v6:
==> flow/design.v (excerpt) <==
module snack(
    input ps2_data,
    input ps2_clk,
    input clk,
    input [1:0] speed_mode,
    input rst_n,
    input key,
    output hsync,
    output vsync,
    output beep,
    output [3:0] vga_r,
    output [3:0] vga_g,
    output [3:0] vga_b
    );
    wire key_r,key_l,key_u,key_d;
    PS2 ps2(.clk(clk),.rst(!rst_n),.ps2_clk(ps2_clk),.ps2_data(ps2_data),.up(key_u),.left(key_l),.right(key_r),.down(key_d));
    wire [9:0] col;
    wire [8:0] row;
    wire [9:0] box_x;
    wire [8:0] box_y;
    wire drive;
    wire snake_r;
    wire snake_head;
    snack_control u1_snack_control(
        .clk(clk),
        .rst_n(rst_n),
        .key_r(key_r),
        .key_l(key_l),
        .key_u(key_u),
        .key_d(key_d),
        .box_x(box_x),
        .box_y(box_y),
        .x_pos(col),
        .y_pos(row),
        .speed_mode(speed_mode),
        .drive(drive),
        .snack_r(snake_r),
        .snake_head(snake_head)
                  );
    random_box u1_random_box(
  ...
Size: about 7,700 cells after synthesis, roughly 22 I/O pins, about 57,000 um^2 of cells after synthesis.
clock: 6.78 ns
lec_check: 0
abc_area: 1
cap_margin: 0
cell_pad_in_sites_detail_placement: 1
cell_pad_in_sites_global_placement: 0
core_margin: 2
core_utilization: 27
cts_cluster_size: 95
gpl_routability_driven: 0
hold_slack_margin: -0.04
max_routing_layer: met4
min_routing_layer: met2
place_density: 0.45
setup_slack_margin: 0.85
slew_margin: 20
tns_end_percent: 75
run.sh (not shown) runs the stock make flow with config.mk's settings and CLKGATE_MAP_FILE=.
The flow did not stop early for v6: all stages ran, and the layout cleared the timing, DRC and antenna checks.
Setup changes, v6 to v7
==> flow/config.mk <==
export PLATFORM = sky130hd
export DESIGN_NAME = snack
export DESIGN_NICKNAME = snack
export VERILOG_FILES = /design/flow/design.v
export SDC_FILE = /design/flow/constraint.sdc
export NUM_CORES = 4
export LEC_CHECK = 0
export CAP_MARGIN = 20
export CORE_MARGIN = 2
export CORE_UTILIZATION = 40
export SLEW_MARGIN = 20
==> flow/constraint.sdc <==
create_clock -name core_clock -period 10.3 [get_ports {clk}]
set_input_delay 2.0600 -clock core_clock [delete_from_list [all_inputs] [get_ports {clk}]]
set_output_delay 2.0600 -clock core_clock [all_outputs]
set_load 0.01 [all_outputs]
[summary]
Looking at total routed wirelength, v7 sits about 22% below v6. Worst path setup slack after routing in v7 vs v6: up 3.08 ns. v6 vs v7, top routing layer in use: met4 vs met5. In the reports for v6 and v7, the larger fraction of standard cell area in multi-input logic belongs to v7.

* * *

snack again, from the RTL that the note above started with.
## snack
module snack(
    input ps2_data,
    input ps2_clk,
    input clk,
    input [1:0] speed_mode,
    input rst_n,
    input key,
    output hsync,
    output vsync,
    output beep,
    output [3:0] vga_r,
    output [3:0] vga_g,
    output [3:0] vga_b
    );
==> flow/config.mk <==
export PLATFORM = sky130hd
export DESIGN_NAME = snack
export DESIGN_NICKNAME = snack
export VERILOG_FILES = /design/flow/design.v
export SDC_FILE = /design/flow/constraint.sdc
export NUM_CORES = 4
export LEC_CHECK = 0
export CAP_MARGIN = 20
export CORE_MARGIN = 2
export CORE_UTILIZATION = 65
export MAX_ROUTING_LAYER = met4
export MIN_ROUTING_LAYER = met1
export SETUP_SLACK_MARGIN = 5.0
export SLEW_MARGIN = 20
==> flow/constraint.sdc <==
create_clock -name core_clock -period 40.0 [get_ports {clk}]
set_input_delay 8.0000 -clock core_clock [delete_from_list [all_inputs] [get_ports {clk}]]
set_output_delay 8.0000 -clock core_clock [all_outputs]
set_load 0.01 [all_outputs]
The baseline went through all stages and came out clean.
Edit:
- CORE_UTILIZATION: 65 -> 58
- MAX_ROUTING_LAYER: met4 -> unset
- MIN_ROUTING_LAYER: met1 -> unset
- SETUP_SLACK_MARGIN: 5.0 -> unset
- clock period: 40.0 -> 16.4 ns (I/O delays scaled with it)
After rerunning:
- The new run produced a clean layout
- setup slack got worse by 19000 ps
- final area barely changes
- synthesized area is unchanged
Edit:
- ABC_AREA: unset -> 1
- CORE_UTILIZATION: 58 -> 68
- CTS_CLUSTER_DIAMETER: unset -> 294
- clock period: 16.4 -> 20.2 ns (I/O delays scaled with it)
Outcome: The new run passed the timing, DRC and antenna checks. Die area drops by about 12%. Sequential cell count stays the same. Routed wire length hardly moves. Total power drops by about 15%. Cell area climbs by 3.7%. Final cell count climbs by about 13%. Via count climbs by about 10%.
Edit:
- ABC_AREA: 1 -> unset
- CORE_UTILIZATION: 68 -> 40
- CTS_CLUSTER_DIAMETER: 294 -> unset
- clock period: 20.2 -> 8.48 ns (I/O delays scaled with it)
Register-to-register slack loses 12000 ps.
Die area grows by well over a third.
Routed wire length climbs by a few percent.
Power went up by well over a third.
Global-route usage decreases by 15 points.

* * *

snack again, from the RTL that the note above started with.
make LEC_CHECK=0 ABC_AREA=1 CAP_MARGIN=15 CELL_PAD_IN_SITES_DETAIL_PLACEMENT=1 CELL_PAD_IN_SITES_GLOBAL_PLACEMENT=0 CORE_MARGIN=2 CORE_UTILIZATION=27 MIN_ROUTING_LAYER=met2 PLACE_DENSITY=0.45 SETUP_SLACK_MARGIN=0.85 SLEW_MARGIN=20 TNS_END_PERCENT=10 finish   # period 6.78 ns
Change:
Settings changed: ABC_AREA 1 to default, CAP_MARGIN 15 to 30, CELL_PAD_IN_SITES_DETAIL_PLACEMENT 1 to 0, CORE_UTILIZATION 27 to 69, MIN_ROUTING_LAYER met2 to met1, PLACE_DENSITY 0.45 to 0.69, SETUP_SLACK_MARGIN 0.85 to default, TNS_END_PERCENT 10 to default.
Routed wire length falls by about 25%.
Clock skew rises by 3.6 ps.
Setup slack gets worse by 310 ps.
Change:
Settings changed: CAP_MARGIN 30 to 20, CELL_PAD_IN_SITES_DETAIL_PLACEMENT 0 to default, CELL_PAD_IN_SITES_GLOBAL_PLACEMENT 0 to default, CORE_UTILIZATION 69 to 40, MIN_ROUTING_LAYER met1 to default, PLACE_DENSITY 0.69 to default.
Clock period 6.78 ns to 40.0 ns, I/O delays scaled along.
What happened:
- The changed run finished clean
- clock skew is about the same
- routed wire length rises by 5.3%
- synthesized cell count does not change
- die area increases by 71%
- global-route usage falls by 16 points
- cell area rises by 1.1%
- utilization came out lower by 31 points
- sequential power goes down by 84%
- first-iteration DRC count fell by 2.3%
- non-clock buffer count is lower by 12
- setup slack gets better by 27000 ps

* * *

== JK ==
Starting RTL as in the previous note.
clock: 5.79 ns
lec_check: 0
cap_margin: 5
core_margin: 2
core_utilization: 72
cts_cluster_diameter: 25
cts_cluster_size: 56
hold_slack_margin: 0.23
place_density_lb_addon: 0.0
setup_slack_margin: 1.7
slew_margin: 20
Relative to JK, the following input files were edited for MS:
- HOLD_SLACK_MARGIN: 0.23 -> unset
- PLACE_DENSITY_LB_ADDON: 0.0 -> unset
- SETUP_SLACK_MARGIN: 1.7 -> unset
- CORE_UTILIZATION: 72 -> 25
- CTS_CLUSTER_SIZE: 56 -> unset
- CAP_MARGIN: 5 -> 20
- CTS_CLUSTER_DIAMETER: 25 -> unset
- the clock period (ns, I/O delays scaled along): 5.79 -> 61.2
### Flow results
- Die span in y: MS vs JK up 190 um
- Looking at overall via count from detail_route, MS sits 2,201 below JK.
- Lower design area was reported by MS, not JK.
The following lists how AL was set up differently from MS:
- swapping 25 for 72 in CORE_UTILIZATION
- putting SETUP_SLACK_MARGIN at 1.49 where nothing was set
- swapping 61.2 for 5.7 in the clock period (ns, I/O delays scaled along)
Launching element of the worst setup path = vga0.row[5]$_DFF_P_: AL; launching element of the worst setup path = rst_n: MS
Against MS, AL comes in 190 um lower on horizontal die dimension.
Sort MS and AL by clock network power share, descending, and MS comes first.
Measured against each other, MS and AL differ in area overhead of the layout relative to synthesis, the higher figure coming from MS.
Summary — peak supply drop, AL relative to MS: higher, by 1500%.
A capturing element of the worst setup path of draw.pixel[6]$_SDFFE_PN1N_ is what AL shows, while u1_snack_control.snack_x[0][0]$_DFFE_PN0P_ belongs to MS.
Delta (AL minus MS): share of the core filled with cells went up 49 points, pin slew with the least headroom to its limit went up 0.0042 ns.

* * *

Starting RTL as in the previous note.
==> flow/design.v (excerpt) <==
module snack(
    input ps2_data,
    input ps2_clk,
    input clk,
    input [1:0] speed_mode,
    input rst_n,
    input key,
    output hsync,
    output vsync,
    output beep,
    output [3:0] vga_r,
    output [3:0] vga_g,
    output [3:0] vga_b
    );
export LEC_CHECK = 0
export ABC_AREA = 1
export CAP_MARGIN = 20
export CORE_MARGIN = 2
export CORE_UTILIZATION = 72
export CTS_CLUSTER_DIAMETER = 232
export PLACE_DENSITY = 0.64
export SETUP_SLACK_MARGIN = 2.08
export SLEW_MARGIN = 20
create_clock -name core_clock -period 16.4 [get_ports {clk}]
Change:
Settings changed: CTS_CLUSTER_DIAMETER 232 to not set, HOLD_SLACK_MARGIN set to 0.29, PLACE_DENSITY 0.64 to not set, PLACE_DENSITY_LB_ADDON set to 0.03, SETUP_SLACK_MARGIN 2.08 to 1.49.
Clock period 16.4 ns to 5.7 ns, I/O delays scaled along.
Effect: Non-clock buffer count increases by 2; critical path depth increases by 13; setup slack is worse by 9.1 ns; combinational power increases to 2.8 times its value.
Change:
Settings changed: ABC_AREA 1 to not set, CTS_CLUSTER_DIAMETER set to 74, CTS_CLUSTER_SIZE set to 10, PLACE_DENSITY set to 0.4, PLACE_DENSITY_LB_ADDON 0.03 to not set, SETUP_SLACK_MARGIN 1.49 to 1.69.
Combinational power shrinks by roughly a tenth.
Worst setup slack degrades by 0.40 ns.
Cell area shrinks by a few percent.
Register-to-register slack degrades by 0.40 ns.
Power shrinks by a little under a tenth.
Routed wire length shrinks by a few percent.
First-iteration DRC count shrinks by about a fifth.
Core utilization grows by 0.22 points.
Clock power shrinks by roughly a tenth.
Change:
Settings changed: ABC_AREA set to 1, CAP_MARGIN 20 to 15, CTS_CLUSTER_DIAMETER 74 to 312, CTS_CLUSTER_SIZE 10 to 15, PLACE_DENSITY 0.4 to not set, PLACE_DENSITY_LB_ADDON set to 0.03, SETUP_SLACK_MARGIN 1.69 to -0.34.
Cell count is higher by 15%.
Sequential cell count is unchanged.
Die area is higher by about 3.5%.
Non-clock buffer count is lower by 52.
Change:
Settings changed: ABC_AREA 1 to not set, CAP_MARGIN 15 to 20, CTS_CLUSTER_DIAMETER 312 to 397, CTS_CLUSTER_SIZE 15 to 10, HOLD_SLACK_MARGIN 0.29 to not set, PLACE_DENSITY set to 0.4, PLACE_DENSITY_LB_ADDON 0.03 to not set, SETUP_SLACK_MARGIN -0.34 to 1.69.
Cell area drops by 1.5%.
Global-route usage came out higher by 0.72 points.
Core utilization rose by 1.6 points.
Final cell count is lower by 14%.
Critical path depth drops by 2.

* * *

## run 1
Starting RTL as in the previous note.
clock: 5.7 ns
lec_check: 0
cap_margin: 5
core_margin: 2
core_utilization: 72
cts_cluster_size: 56
hold_slack_margin: 0.23
place_density_lb_addon: 0.0
setup_slack_margin: 1.7
slew_margin: 20
Every stage of the flow completed for run 1, and the final layout passed the timing, DRC and antenna checks.
### run 1 -> run 2
- clearing CTS_CLUSTER_SIZE, which used to be 56
- swapping 5 for 30 in CAP_MARGIN
- putting CELL_PAD_IN_SITES_DETAIL_PLACEMENT at 0 where nothing was set
- clearing HOLD_SLACK_MARGIN, which used to be 0.23
- clearing PLACE_DENSITY_LB_ADDON, which used to be 0.0
- putting PLACE_DENSITY at 0.69 where nothing was set
- putting MIN_ROUTING_LAYER at met1 where nothing was set
- putting CELL_PAD_IN_SITES_GLOBAL_PLACEMENT at 0 where nothing was set
## What came out
- Row largest vdd supply drop: run 2 higher / run 1 lower
- Diff run 1 -> run 2: worst setup slack dropped 0.0089 ns, total power dropped about 0.8%, count of instances resized after the clock tree is built climbed 1, switching fraction of total power climbed 0.38 points.
- Of the two values seen for launch point of the worst path, u1_snack_control.snack_y[14][1]$_DFFE_PN0P_ was produced by run 2 and vga0.row[4]$_DFF_P_ by run 1.
- Delta (run 2 minus run 1): growth of design area from synthesis to finish saw an increase; register-to-register slack did not really move; number of tapcells level.
- Between run 1 and run 2, the worst hold slack figures differ only marginally.
[inputs] run 3 vs run 2
- MIN_ROUTING_LAYER no longer set, was met1
- CTS_CLUSTER_DIAMETER now 317, previously not set
- CTS_CLUSTER_SIZE now 17, previously not set
- CELL_PAD_IN_SITES_DETAIL_PLACEMENT no longer set, was 0
- CELL_PAD_IN_SITES_GLOBAL_PLACEMENT no longer set, was 0
- HOLD_SLACK_MARGIN now 0.29, previously not set
- SETUP_SLACK_MARGIN now -0.38, was 1.7
- ABC_AREA now 1, previously not set
- CAP_MARGIN now 20, was 30
==> comparison <==
- Re number of routed nets with antenna violations: no difference whatsoever between run 2 and run 3.
- Of the two values seen for launch point of the critical path, u1_snack_control.snack_y[14][1]$_DFFE_PN0P_ was produced by run 2 and u1_snack_control.snack_x[5][1]$_DFFE_PN0P_ by run 3.
- Run 3 against run 2: power attributed to combinational cells saw an increase; final standard cell area without fillers saw an increase; combined flip-flop and latch cell area saw a decrease; cell area after synthesis saw an increase; count of cell instances traversed by the critical path saw an increase.
- Looking at non-clock buffer count in the final layout, run 3 sits below run 2.

* * *

build 32:
snack again, from the RTL that the note above started with.
export LEC_CHECK = 0
export ABC_AREA = 1
export CAP_MARGIN = 0
export CORE_MARGIN = 2
export CORE_UTILIZATION = 72
export CTS_CLUSTER_DIAMETER = 312
export CTS_CLUSTER_SIZE = 15
export HOLD_SLACK_MARGIN = 0.29
export PLACE_DENSITY_LB_ADDON = 0.03
export SETUP_SLACK_MARGIN = -0.34
export SLEW_MARGIN = 20
create_clock -name core_clock -period 5.7 [get_ports {clk}]
Build 32 has completed all stages; timing, DRC and antenna checks passed.
The inputs of build 42 differ from those of build 32 as listed below.
- putting MIN_ROUTING_LAYER at met1 where nothing was set
- swapping -0.34 for 1.7 in SETUP_SLACK_MARGIN
- clearing HOLD_SLACK_MARGIN, which used to be 0.29
- putting CELL_PAD_IN_SITES_DETAIL_PLACEMENT at 0 where nothing was set
- swapping 0 for 30 in CAP_MARGIN
- putting CELL_PAD_IN_SITES_GLOBAL_PLACEMENT at 0 where nothing was set
- swapping 15 for 14 in CTS_CLUSTER_SIZE
- clearing CTS_CLUSTER_DIAMETER, which used to be 312
==> results <==
- Per the comparison of build 42 with build 32, worst hold slack shrank by 0.0046 ns; internal power of the cells grew by 20%.
- Of build 42 and build 32, build 32 shows the higher fraction of power consumed by sequential logic, with build 42 below it.
- Min TritonCTS buffer count across build 42 and build 32: build 32
- In the reports for build 42 and build 32, the larger number of vias after detailed routing belongs to build 42.
- The critical path depth number comes out lower for build 32 vs build 42.
- First-pass GRT wire length grows slightly when moving from build 32 to build 42.
Input-level comparison between build 34 and build 42:
- a change of PLACE_DENSITY_LB_ADDON from 0.03 to 0.02
- a deleted SETUP_SLACK_MARGIN that had been 1.7
- a change of CTS_CLUSTER_SIZE from 14 to 17
--- outcome ---
- Comparing build 42 against build 34, there is no change at all in synthesis area per yosys.
- Build 34 closes out successfully: all stages finished, all timing, DRC and antenna checks passed.
- Compared with build 42, build 34 shows a lower setup slack at placement.
- From build 42 to build 34 the numbers moved as follows: total global routing track utilization moved down; internal power summed over all cells moved down.
- In build 34, detailed placement HPWL is higher than in build 42.
- Going from build 42 to build 34, the overall power of the completed layout was found to have gone down by 1.1%.

* * *

snack again, from the RTL that the note above started with.
## snack
module snack(
    input ps2_data,
    input ps2_clk,
    input clk,
    input [1:0] speed_mode,
    input rst_n,
    input key,
    output hsync,
    output vsync,
    output beep,
    output [3:0] vga_r,
    output [3:0] vga_g,
    output [3:0] vga_b
    );
Settings: LEC_CHECK=0, ABC_AREA=1, CAP_MARGIN=30, CELL_PAD_IN_SITES_DETAIL_PLACEMENT=0, CELL_PAD_IN_SITES_GLOBAL_PLACEMENT=0, CORE_MARGIN=2, CORE_UTILIZATION=72, CTS_CLUSTER_DIAMETER=79, CTS_CLUSTER_SIZE=14, HOLD_SLACK_MARGIN=0.29, MIN_ROUTING_LAYER=met1, PLACE_DENSITY_LB_ADDON=0.03, SETUP_SLACK_MARGIN=1.39, SLEW_MARGIN=20; clock period 5.7 ns.
The first run ran to the end with no violations.
Edit:
CAP_MARGIN = 20   (was 30)
CELL_PAD_IN_SITES_DETAIL_PLACEMENT = default   (was 0)
CELL_PAD_IN_SITES_GLOBAL_PLACEMENT = default   (was 0)
CTS_CLUSTER_DIAMETER = 312   (was 79)
CTS_CLUSTER_SIZE = 15   (was 14)
MIN_ROUTING_LAYER = default   (was met1)
SETUP_SLACK_MARGIN = -0.34   (was 1.39)
Result: Clock skew increases by 0.0063 ns; clock power decreases by 15%; cell area decreases by 0.72%; final cell count hardly moves.
Edit:
CTS_CLUSTER_DIAMETER = default   (was 312)
CTS_CLUSTER_SIZE = 18   (was 15)
PLACE_DENSITY_LB_ADDON = 0.19   (was 0.03)
SETUP_SLACK_MARGIN = 1.68   (was -0.34)
The new run completed with no timing, DRC or antenna violations.
Final area increases by 1.8%.
Hold slack is worse by 0.0072 ns.
Combinational power hardly moves.
Power increases by 15%.
Die size does not change.
Fmax decreases by 2.8%.
Edit:
ABC_AREA = default   (was 1)
CORE_UTILIZATION = 70   (was 72)
HOLD_SLACK_MARGIN = default   (was 0.29)
- clock skew is higher by 0.013 ns
- register-to-register slack loses 0.37 ns
- global-route usage is lower by 1.3 points
- worst setup slack got worse by 0.37 ns
- via count is lower by 7.9%
- design area goes down by 2.5%
- total power is lower by 2.3%
- utilization shrinks by 0.97 points
- non-clock buffer count went up by 47
- wire length shrinks by 3.5%
Power and IR drop assume default switching activity.
